==> run B <==
## TOP_VIEW
module TOP_VIEW#(parameter alu_width =16)
(
  input wire [alu_width-1:0]    A,B,
  input wire                    clk,rst,
  input wire [3:0]              alu_fun,
  output wire                   arith_flag,carry_out,logic_flag,comp_flag,shift_flag,
  output wire [alu_width-1:0]   arith_out,logic_out,comp_out,shift_out
  );
Settings: LEC_CHECK=0, ABC_AREA=1, CAP_MARGIN=20, CORE_MARGIN=2, CORE_UTILIZATION=65, CTS_CLUSTER_DIAMETER=52, PLACE_DENSITY_LB_ADDON=0.03, SETUP_SLACK_MARGIN=5.0, SLEW_MARGIN=20, TNS_END_PERCENT=65; clock period 32.6 ns.
run.sh (not shown) runs the stock make flow with config.mk's settings and CLKGATE_MAP_FILE=.
==> run H (differences from run B) <==
Settings changed: ABC_AREA 1 to not set, CTS_CLUSTER_DIAMETER 52 to not set, PLACE_DENSITY_LB_ADDON 0.03 to not set, SETUP_SLACK_MARGIN 5.0 to -1.87, TNS_END_PERCENT 65 to not set.
==> flow/constraint.sdc (replaced) <==
create_clock -name core_clock -period 25.3 [get_ports {clk}]
set_input_delay 5.0600 -clock core_clock [delete_from_list [all_inputs] [get_ports {clk}]]
set_output_delay 5.0600 -clock core_clock [all_outputs]
set_load 0.01 [all_outputs]
==> run Y (differences from run B) <==
Settings changed: ABC_AREA 1 to not set, CORE_UTILIZATION 65 to 56, CTS_CLUSTER_DIAMETER 52 to not set, PLACE_DENSITY_LB_ADDON 0.03 to not set, SETUP_SLACK_MARGIN 5.0 to -1.7, TNS_END_PERCENT 65 to not set.
==> flow/constraint.sdc (replaced) <==
create_clock -name core_clock -period 23.4 [get_ports {clk}]
set_input_delay 4.6800 -clock core_clock [delete_from_list [all_inputs] [get_ports {clk}]]
set_output_delay 4.6800 -clock core_clock [all_outputs]
set_load 0.01 [all_outputs]
==> summary of the runs <==
Run Y finished but fails on negative setup slack. Run B did not get past 5_1_grt, error GRT-0232. Run H did not get past 5_1_grt (GRT-0116). In run Y the synthesized cell count is lower than in run B, by 15%. Between run B and run Y, the lower die area is in run B (gap about 14%, measured against run Y). Between run Y and run B, the lower area after synthesis is in run B (gap 0.33%, measured against run B).
==> figures <==
quantity                                                                                          run Y                   run H                   run B
Result of the run                                                              finished with violations  stopped before the end  stopped before the end
Stage where the flow stopped                                                                          -                 5_1_grt                 5_1_grt
Reasons for failing layout checks                                                  negative setup slack                       -                       -
Vertical extent of the die                                                                174.2 microns           161.9 microns           161.7 microns
XOR/XNOR Area Share                                                                             0.07940                 0.07940                 0.06936
Post-synthesis sequential area ratio                                                            0.08333                 0.08333                 0.08360
Number of setup buffers added after CTS                                                             144                      84                     136
Total cells reported by yosys after synthesis                                                      2054                    2054                    2405
Largest type area fraction                                                                       0.1937                  0.1937                  0.1943
Mux contribution to synthesized area                                                            0.05872                 0.05872               0.0006193
Area fraction in compound gates                                                                  0.1929                  0.1929                  0.1685
Placed wire-length estimate                                                               48980 microns           50460 microns           39550 microns
Distinct lib cells used                                                                             103                     103                      64
Basic-gate share of the synthesized area counting and, or, nand and nor cells                    0.1976                  0.1976                  0.2212


==> fjord <==
Starting RTL as in the previous note.
==> flow/design.v (excerpt) <==
module TOP_VIEW#(parameter alu_width =16)
(
  input wire [alu_width-1:0]    A,B,
  input wire                    clk,rst,
  input wire [3:0]              alu_fun,
  output wire                   arith_flag,carry_out,logic_flag,comp_flag,shift_flag,
  output wire [alu_width-1:0]   arith_out,logic_out,comp_out,shift_out
  );
wire                  comp_enable ;
wire                  shift_enable ;
wire                  logic_enable ;
wire                  arith_enable ;
  DECODER_UNIT U_decoder(
  .alu_fun(alu_fun[3:2]),
  .arith_enable(arith_enable),
  .logic_enable(logic_enable),
  .shift_enable(shift_enable),
  .comp_enable(comp_enable)
  );
  ARITHMATIC_UNIT U_arithmatic(
  .A(A),
  .arith_enable(arith_enable),
  .B(B),
  .clk(clk),
  .rst(rst),
  .alu_fun(alu_fun[1:0]),
  .arith_out(arith_out),
  .arith_flag(arith_flag),
  .carry_out(carry_out)
  );
   LOGIC_UNIT U_logic(
  .A(A),
  .logic_enable(logic_enable),
  .B(B),
  .clk(clk),
  .rst(rst),
  .alu_fun(alu_fun[1:0]),
  .logic_out(logic_out),
  .logic_flag(logic_flag)
   );
  ...
export LEC_CHECK = 0
export ABC_AREA = 1
export CAP_MARGIN = 20
export CORE_MARGIN = 2
export CORE_UTILIZATION = 60
export CTS_CLUSTER_DIAMETER = 294
export CTS_CLUSTER_SIZE = 96
export PLACE_DENSITY = 0.36
export SLEW_MARGIN = 20
export TNS_END_PERCENT = 10
create_clock -name core_clock -period 19.5 [get_ports {clk}]
==> raven: changes against fjord <==
- ABC_AREA: 1 -> unset
- CORE_UTILIZATION: 60 -> 57
- CTS_CLUSTER_DIAMETER: 294 -> unset
- CTS_CLUSTER_SIZE: 96 -> unset
- PLACE_DENSITY: 0.36 -> unset
- SETUP_SLACK_MARGIN: unset -> 4.61
- TNS_END_PERCENT: 10 -> unset
==> flow/constraint.sdc (replaced) <==
create_clock -name core_clock -period 18.0 [get_ports {clk}]
set_input_delay 3.6000 -clock core_clock [delete_from_list [all_inputs] [get_ports {clk}]]
set_output_delay 3.6000 -clock core_clock [all_outputs]
set_load 0.01 [all_outputs]
==> harbor: changes against fjord <==
- ABC_AREA: 1 -> unset
- CORE_UTILIZATION: 60 -> 70
- CTS_CLUSTER_DIAMETER: 294 -> 228
- CTS_CLUSTER_SIZE: 96 -> 37
- PLACE_DENSITY: 0.36 -> unset
- SETUP_SLACK_MARGIN: unset -> -1.87
- TNS_END_PERCENT: 10 -> unset
==> flow/constraint.sdc (replaced) <==
create_clock -name core_clock -period 25.3 [get_ports {clk}]
set_input_delay 5.0600 -clock core_clock [delete_from_list [all_inputs] [get_ports {clk}]]
set_output_delay 5.0600 -clock core_clock [all_outputs]
set_load 0.01 [all_outputs]
==> summary of the runs <==
- harbor aborted during clock tree synthesis with DPL-0038. raven ran to the end with violations: setup timing. fjord produced a layout that fails on setup timing.
- Between fjord and raven, the lower first-iteration DRC count is in fjord (gap about 50%, measured against raven).
- Of raven and fjord, raven has the higher wire length (gap about 30%, measured against fjord).
- Of fjord and raven, raven has the higher sequential power (gap about 7%, measured against raven).
- Synthesized area is the same in raven and harbor.
- Sequential share of layout area: fjord is higher than raven (0.42 points).
- In fjord the critical path depth is higher than in raven, by 70.
- Between fjord and raven, the lower total power is in fjord (gap about 15%, measured against raven).
- Against fjord, the final cell count of raven is smaller by 5.0%.
- Global-route usage: fjord is lower than raven (5.6 points).
Power is estimated from default activity; no workload was simulated.
